Design fixed_point_alu, start of the top module:
module fixed_point_alu (
    input clk,
    input rst,
    input [1:0] op,           
    input signed [15:0] a,    
    input signed [15:0] b,    
    output reg signed [23:0] out,   
    output reg overflow       
);
Size in the first run: roughly 4400 cells after synthesis, ~25 flip-flops, roughly 29000 sq um of cells after synthesis.
Settings: LEC_CHECK=0, ABC_AREA=1, CAP_MARGIN=20, CORE_MARGIN=2, CORE_UTILIZATION=62, CTS_CLUSTER_SIZE=96, SLEW_MARGIN=20; clock period 34.2 ns.
run.sh (not shown) runs the stock make flow with config.mk's settings and CLKGATE_MAP_FILE=.
The starting point stopped in global routing with GRT-0116.
Edit:
ABC_AREA = not set   (was 1)
CORE_UTILIZATION = 40   (was 62)
CTS_CLUSTER_SIZE = not set   (was 96)
clock period = 59.0 ns   (was 34.2 ns; I/O delays follow)
The changed run ran to the end with no violations.
Area after synthesis climbs by 2.7%.
Die size came out higher by 58%.
Synthesized cell count goes down by 8.5%.
Edit:
CORE_UTILIZATION = 68   (was 40)
CTS_CLUSTER_DIAMETER = 336   (was not set)
CTS_CLUSTER_SIZE = 33   (was not set)
MAX_ROUTING_LAYER = met4   (was not set)
clock period = 56.0 ns   (was 59.0 ns; I/O delays follow)
Outcome:
- The new run died in global routing, error ODB-0269
- die area fell by well over a third
- synthesized area is unchanged
- synthesized cell count does not change
Edit:
ABC_AREA = 1   (was not set)
CORE_UTILIZATION = 71   (was 68)
CTS_CLUSTER_DIAMETER = not set   (was 336)
CTS_CLUSTER_SIZE = not set   (was 33)
PLACE_DENSITY_LB_ADDON = 0.2   (was not set)
SETUP_SLACK_MARGIN = 2.15   (was not set)
TNS_END_PERCENT = 5   (was not set)
Outcome:
- This time the run failed in clock tree synthesis
- synthesized area falls by a few percent
- die area falls by a few percent
- synthesized cell count rises by roughly a tenth

---

Setup of ember:
The RTL this note starts from:
==> flow/design.v <==
module fixed_point_alu (
    input clk,
    input rst,
    input [1:0] op,           
    input signed [15:0] a,    
    input signed [15:0] b,    
    output reg signed [23:0] out,   
    output reg overflow       
);
    localparam Q8_MAX_POS = 16'sh7FFF;    
    localparam Q8_MAX_NEG = 16'sh8000;    
    localparam Q16_MAX_POS = 24'sh7FFFFF;  
    localparam Q16_MAX_NEG = 24'sh800000;  
    reg signed [31:0] mul_result;   
    reg signed [23:0] add_sub_result;
    always @(posedge clk or posedge rst) begin
        if (rst) begin
            out <= 0;
            overflow <= 0;
        end else begin
            case (op)
                2'b00: begin
                    add_sub_result = a + b;
                    if ((a > 0 && b > 0 && add_sub_result < 0) || 
                        (a < 0 && b < 0 && add_sub_result > 0)) begin
                        overflow <= 1;
                        out <= (a[15] == 1) ? Q16_MAX_NEG : Q16_MAX_POS;
                    end else begin
                        overflow <= 0;
                        out <= { {8{add_sub_result[15]}}, add_sub_result };  
                    end
                end
                2'b01: begin
                    add_sub_result = a - b;
                    if ((a > 0 && b < 0 && add_sub_result < 0) || 
                        (a < 0 && b > 0 && add_sub_result > 0)) begin
                        overflow <= 1;
                        out <= (a[15] == 1) ? Q16_MAX_NEG : Q16_MAX_POS;
                    end else begin
                        overflow <= 0;
                        out <= { {8{add_sub_result[15]}}, add_sub_result };  
                    end
                end
               2'b10: begin
    mul_result = a * b;   
    if ($signed(mul_result[31:8]) > $signed(Q16_MAX_POS)) begin
        overflow <= 1;
        out <= Q16_MAX_POS;
    end else if ($signed(mul_result[31:8]) < $signed(Q16_MAX_NEG)) begin
        overflow <= 1;
        out <= Q16_MAX_NEG;
    end else begin
        overflow <= 0;
        out <= mul_result[31:8];   
    end
end
                2'b11: begin
                    if (b == 0) begin   
                        overflow <= 1;
                        out <= (a[15] == 1) ? Q16_MAX_NEG : Q16_MAX_POS;
                    end else begin
                        out <= (a << 8) / b;
                        overflow <= 0;
                    end
                end
                default: begin
                    out <= 0;
                    overflow <= 0;
                end
            endcase
        end
    end
endmodule
Settings: LEC_CHECK=0, ABC_AREA=0, CAP_MARGIN=0, CORE_ASPECT_RATIO=1.57, CORE_MARGIN=5, CORE_UTILIZATION=58, CTS_CLUSTER_SIZE=21, GPL_TIMING_DRIVEN=0, MAX_ROUTING_LAYER=met4, MIN_ROUTING_LAYER=met1, PLACE_DENSITY=0.75, SETUP_SLACK_MARGIN=5.0, SLEW_MARGIN=10, TNS_END_PERCENT=95; clock period 97.7 ns.
ember ended with every stage complete and zero timing, DRC or antenna violations.
Here is what was changed in the inputs of garnet compared with ember.
Settings: PLACE_DENSITY: 0.75 -> unset; CORE_UTILIZATION: 58 -> 66; SLEW_MARGIN: 10 -> 20; GPL_TIMING_DRIVEN: 0 -> unset; MIN_ROUTING_LAYER: met1 -> unset; TNS_END_PERCENT: 95 -> 5; CORE_ASPECT_RATIO: 1.57 -> unset; CORE_MARGIN: 5 -> 2; ABC_AREA: 0 -> unset; CAP_MARGIN: 0 -> 20; CTS_CLUSTER_SIZE: 21 -> unset; SETUP_SLACK_MARGIN: 5.0 -> 2.15; the clock period (ns, I/O delays scaled along): 97.7 -> 56.0.
Findings:
- Although garnet finished all stages, its layout failed final checks on negative setup slack.
- ember → garnet: layout buffering overhead excluding clock cells rose by 6.5 points; actual transition at the worst max-transition pin fell by 0.13 ns; setup slack after placement decreased 13.82 ns.
- Number of buffers inserted for hold repair after clock tree synthesis: garnet vs ember — no meaningful difference
- garnet vs ember — routability congestion estimate from global placement climbed by a few percent
- Diff ember -> garnet: utilization of the core after routing higher, row count has decreased, wire length of the first global-routing pass increased by 11% relative to the old numbers.
- Layout buffer count excluding clock buffers, garnet and ember: smaller value in ember
> inputs changed (garnet -> tundra)
Settings: CTS_CLUSTER_DIAMETER now 52, previously not set; ABC_AREA now 1, previously not set.
[summary]
Diff garnet..tundra | count of H-tree levels built during CTS | unchanged
When the final numbers for garnet and tundra were put side by side, the distinct cell type count after synthesis turned out to be greater in garnet.
Going from garnet to tundra, floorplan core area shrank by a few percent.
garnet → tundra: post-synthesis compound-gate area fraction decreased by 12 points relative to the old numbers, synthesized netlist cell count has increased.
Against garnet, tundra reports a xor-xnor portion of the synthesized cell area that is lower.
Compared with garnet, tundra shows a lower die outline width.
In the summary table, tundra is marked failed, with error GRT-0232 raised in global routing (5_1_grt).
Pre-placement core utilization of tundra is on par with garnet.
Row area reported by Yosys stat: tundra lower / garnet higher
Taking tundra over garnet, the cell count in the Yosys report ratio works out to 1.09.
Inputs modified between tundra and fjord:
Settings: setting CTS_CLUSTER_SIZE to 33 for the first time; removing SETUP_SLACK_MARGIN (formerly 2.15); changing CORE_UTILIZATION from 66 to 68; removing TNS_END_PERCENT (formerly 5); setting HOLD_SLACK_MARGIN to 0.3 for the first time; removing MAX_ROUTING_LAYER (formerly met4); changing CTS_CLUSTER_DIAMETER from 52 to 336.
Results
- fjord did not finish; the tool stopped in clock tree synthesis (4_1_cts) with error DPL-0033.
- Number of placed I/O pins came out exactly the same in fjord and tundra.
- fjord: floorplan-stage core utilization 1.9 points above tundra
- Against tundra, chip height in fjord fell slightly.
- Going from tundra to fjord, post-placement worst setup slack shrinks by 0.063 ns.
